==> inputs of run a <==
// fpu16_top
module fpu16_top(
    input         aclk,
    input  [15:0] a,
    input  [15:0] b,
    input         a_valid,
    input         b_valid,
    output [15:0] add_result,
    output        add_valid,
    output [15:0] sub_result,
    output        sub_valid,
    output [15:0] mul_result,
    output        mul_valid,
    output [7:0]  cmp_result,
    output        cmp_valid
    );
Settings: LEC_CHECK=0, ABC_AREA=1, CAP_MARGIN=20, CORE_MARGIN=2, CORE_UTILIZATION=71, CTS_CLUSTER_DIAMETER=211, MAX_ROUTING_LAYER=met4, SLEW_MARGIN=20; clock period 7.11 ns.
run.sh (not shown) runs the stock make flow with config.mk's settings and CLKGATE_MAP_FILE=.
==> inputs of run b, as changes to run a <==
--- a/flow/config.mk
+++ b/flow/config.mk
@@ -7,8 +7,10 @@
 export LEC_CHECK = 0
-export ABC_AREA = 1
-export CAP_MARGIN = 20
+export CAP_MARGIN = 15
+export CORE_ASPECT_RATIO = 0.5
 export CORE_MARGIN = 2
-export CORE_UTILIZATION = 71
-export CTS_CLUSTER_DIAMETER = 211
+export CORE_UTILIZATION = 70
 export MAX_ROUTING_LAYER = met4
+export PLACE_DENSITY = 0.64
+export SETUP_SLACK_MARGIN = 1.17
 export SLEW_MARGIN = 20
+export TNS_END_PERCENT = 5
==> flow/constraint.sdc (replaced) <==
create_clock -name core_clock -period 4.42 [get_ports {aclk}]
set_input_delay 0.8840 -clock core_clock [delete_from_list [all_inputs] [get_ports {aclk}]]
set_output_delay 0.8840 -clock core_clock [all_outputs]
set_load 0.01 [all_outputs]
==> results <==
| metric | run b | run a |
|---|---|---|
| Status | did not finish | finished with violations |
| Failing step | global routing | - |
| Reasons for failing layout checks | - | negative setup slack |
| Floorplan Utilization | 0.7131 | 0.7166 |
| Synthesized area per cell | 9.545 um2 | 8.342 um2 |
| DP Worst Slack | -4.041 ns | -1.352 ns |
| Post-synthesis share of cell area spent on and-or and or-and gates | 0.1456 | 0.1033 |
| Number of cells upsized or downsized after cts | 324 | 149 |
| Die W | 302.7 um | 212.3 um |
| Cell count in the Yosys report | 3271 | 3692 |
| Area of placed instances | 36100 um2 | 34920 um2 |
| Placer Congestion | 1.062 | 1.009 |
| Adder share | 0.1276 | 0.1293 |
| Seq/Total Area, Yosys | 0.4508 | 0.4569 |
| Gate Count Post-Synth | 3271 | 3692 |
| Area share of xor/xnor cells in the synthesized design | 0.03358 | 0.02925 |
| Die area | 46410 um2 | 45060 um2 |
| Distinct cell type count after synthesis | 97 | 59 |
| Yosys stat chip area | 31220 um2 | 30800 um2 |
| Core box area | 43780 um2 | 42980 um2 |
| Top-count cell post-synth | sky130_fd_sc_hd__dfxtp_1 | sky130_fd_sc_hd__nand2_1 |
| CTS Buf Count | 53 | 58 |
| Number of rows created at floorplan | 54 | 76 |
| Number of buffers added for setup after CTS | 73 | 37 |
| Total placed cells including tap cells | 4251 | 4629 |

==> inputs of xenon <==
Starting RTL as in the previous note.
==> flow/config.mk <==
export PLATFORM = sky130hd
export DESIGN_NAME = fpu16_top
export DESIGN_NICKNAME = fpu16_top
export VERILOG_FILES = /design/flow/design.v
export SDC_FILE = /design/flow/constraint.sdc
export NUM_CORES = 4
export LEC_CHECK = 0
export CAP_MARGIN = 35
export CELL_PAD_IN_SITES_DETAIL_PLACEMENT = 1
export CORE_MARGIN = 2
export CORE_UTILIZATION = 27
export GPL_ROUTABILITY_DRIVEN = 0
export HOLD_SLACK_MARGIN = 0.07
export MAX_ROUTING_LAYER = met5
export PLACE_DENSITY_LB_ADDON = 0.14
export SETUP_SLACK_MARGIN = -0.27
export SLEW_MARGIN = 20
==> flow/constraint.sdc <==
create_clock -name core_clock -period 13.2 [get_ports {aclk}]
set_input_delay 2.6400 -clock core_clock [delete_from_list [all_inputs] [get_ports {aclk}]]
set_output_delay 2.6400 -clock core_clock [all_outputs]
set_load 0.01 [all_outputs]
==> inputs of yarrow, as changes to xenon <==
- CAP_MARGIN: 35 -> 20
- CELL_PAD_IN_SITES_DETAIL_PLACEMENT: 1 -> unset
- CORE_ASPECT_RATIO: unset -> 0.52
- CORE_UTILIZATION: 27 -> 40
- GPL_ROUTABILITY_DRIVEN: 0 -> 1
- HOLD_SLACK_MARGIN: 0.07 -> 0.17
- MAX_ROUTING_LAYER: met5 -> unset
- PLACE_DENSITY_LB_ADDON: 0.14 -> unset
- SETUP_SLACK_MARGIN: -0.27 -> -0.79
==> flow/constraint.sdc (replaced) <==
create_clock -name core_clock -period 8.0 [get_ports {aclk}]
set_input_delay 1.6000 -clock core_clock [delete_from_list [all_inputs] [get_ports {aclk}]]
set_output_delay 1.6000 -clock core_clock [all_outputs]
set_load 0.01 [all_outputs]
==> inputs of indigo, as changes to xenon <==
- CAP_MARGIN: 35 -> 20
- CELL_PAD_IN_SITES_DETAIL_PLACEMENT: 1 -> unset
- CORE_UTILIZATION: 27 -> 66
- GPL_ROUTABILITY_DRIVEN: 0 -> unset
- HOLD_SLACK_MARGIN: 0.07 -> unset
- MAX_ROUTING_LAYER: met5 -> unset
- PLACE_DENSITY_LB_ADDON: 0.14 -> unset
- SETUP_SLACK_MARGIN: -0.27 -> unset
==> flow/constraint.sdc (replaced) <==
create_clock -name core_clock -period 7.55 [get_ports {aclk}]
set_input_delay 1.5100 -clock core_clock [delete_from_list [all_inputs] [get_ports {aclk}]]
set_output_delay 1.5100 -clock core_clock [all_outputs]
set_load 0.01 [all_outputs]
==> inputs of tundra, as changes to xenon <==
- CAP_MARGIN: 35 -> 20
- CELL_PAD_IN_SITES_DETAIL_PLACEMENT: 1 -> unset
- CORE_UTILIZATION: 27 -> 61
- GPL_ROUTABILITY_DRIVEN: 0 -> unset
- HOLD_SLACK_MARGIN: 0.07 -> unset
- MAX_ROUTING_LAYER: met5 -> unset
- PLACE_DENSITY_LB_ADDON: 0.14 -> unset
- SETUP_SLACK_MARGIN: -0.27 -> 1.56
==> flow/constraint.sdc (replaced) <==
create_clock -name core_clock -period 5.67 [get_ports {aclk}]
set_input_delay 1.1340 -clock core_clock [delete_from_list [all_inputs] [get_ports {aclk}]]
set_output_delay 1.1340 -clock core_clock [all_outputs]
set_load 0.01 [all_outputs]
==> flow_summary.toml <==
# flow metrics
[timing]
setup_viol = 8
setup_ws_ns = -0.552

[floorplan]
rows = 73

[status]
status = "failed layout checks"
so.violations = "setup timing"

[route]
viasPerCell = 5.09
diodes = 0
Source of the figures above: yarrow

==> flow_summary.toml <==
# flow metrics
[status]
status = "failed layout checks"
so.violations = "setup timing"

[timing]
setup_ws_ns = -1.74
setup_viol = 42

[route]
diodes = 3
Source of the figures above: tundra

==> flow_summary.toml <==
# flow metrics
[timing]
setup_viol = 11
setup_ws_ns = -0.450
tightest_slew_ns = 1.12

[clock_tree]
numCtsBuffers = 67

[route]
viasPerCell = 6.32
diodes = 0

[yosys]
yosysCellCount = 3271

[floorplan]
rows = 79

[status]
status = "failed layout checks"
so.violations = "setup timing"

[power]
p_leak_nw = 17.9
Source of the figures above: indigo

==> flow_summary.toml <==
# flow metrics
[route]
diodes = 1
viasPerCell = 4.65
wl_met2_microns = 38400

[status]
status = "finished clean"

[placement]
dpl.hpwl_microns = 68500

[yosys]
async_flop_share_pct = 0

[worst_setup_path]
worst-path-stages = 33

[floorplan]
rows = 124

[timing]
setup_ws_ns = 1.61
Source of the figures above: xenon


==> run F <==
fpu16_top again, from the RTL that the note above started with.
export LEC_CHECK = 0
export CAP_MARGIN = 20
export CORE_MARGIN = 2
export CORE_UTILIZATION = 70
export CTS_CLUSTER_SIZE = 45
export PLACE_DENSITY = 0.65
export SETUP_SLACK_MARGIN = -0.48
export SLEW_MARGIN = 20
create_clock -name core_clock -period 4.88 [get_ports {aclk}]
==> run G (differences from run F) <==
CELL_PAD_IN_SITES_GLOBAL_PLACEMENT = 2   (was unset)
CORE_UTILIZATION = 72   (was 70)
CTS_CLUSTER_DIAMETER = 65   (was unset)
CTS_CLUSTER_SIZE = 52   (was 45)
PLACE_DENSITY = 0.56   (was 0.65)
SETUP_SLACK_MARGIN = 1.26   (was -0.48)
==> flow/constraint.sdc (replaced) <==
create_clock -name core_clock -period 4.43 [get_ports {aclk}]
set_input_delay 0.8860 -clock core_clock [delete_from_list [all_inputs] [get_ports {aclk}]]
set_output_delay 0.8860 -clock core_clock [all_outputs]
set_load 0.01 [all_outputs]
==> run M (differences from run F) <==
CORE_UTILIZATION = 67   (was 70)
CTS_CLUSTER_SIZE = unset   (was 45)
MAX_ROUTING_LAYER = met4   (was unset)
PLACE_DENSITY = unset   (was 0.65)
SETUP_SLACK_MARGIN = unset   (was -0.48)
==> flow/constraint.sdc (replaced) <==
create_clock -name core_clock -period 7.11 [get_ports {aclk}]
set_input_delay 1.4220 -clock core_clock [delete_from_list [all_inputs] [get_ports {aclk}]]
set_output_delay 1.4220 -clock core_clock [all_outputs]
set_load 0.01 [all_outputs]
==> results.py <==
# Generated from Yosys and OpenROAD reports
metrics = {
    "run_status": {
        "outcome": "finished with violations",
        "violations": "setup timing",
    },
    "sta": {
        "layout_setup_ws_ns": -0.775,
        "final-setup-viol-count": 20,
    },
    "global_routing": {
        "met2_usage": 0.674,
    },
}
the above is filed under run M

==> results.py <==
# Flow results
metrics = {
    "run_status": {
        "outcome": "aborted with a tool error",
        "lastStage": "global placement without I/O (3_1_place_gp_skip_io)",
        "error_line": "[ERROR GPL-0301] Utilization 126.498 % exceeds 100%.",
    },
    "yosys": {
        "yosysWarnings": 5,
        "synthAoiAreaFrac": 0.146,
        "ys_sh_adder": 0.128,
    },
    "floorplanning": {
        "core_mm2": 0.0430,
        "dieWidth_um": 212,
    },
}
the above is filed under run G

==> results.py <==
# Flow results
metrics = {
    "run_status": {
        "lastStage": "global routing (5_1_grt)",
        "error_line": "[ERROR GRT-0232] Routing congestion too high. Check the congestion heatmap in the GUI.",
        "outcome": "aborted with a tool error",
    },
    "global_routing": {
        "met2_usage": 0.933,
    },
    "yosys": {
        "netlist_instances": 3271,
        "synth-simple-area-share": 0.143,
        "netlist_area_mm2": 0.0312,
    },
    "floorplanning": {
        "core_mm2": 0.0441,
    },
}
the above is filed under run F

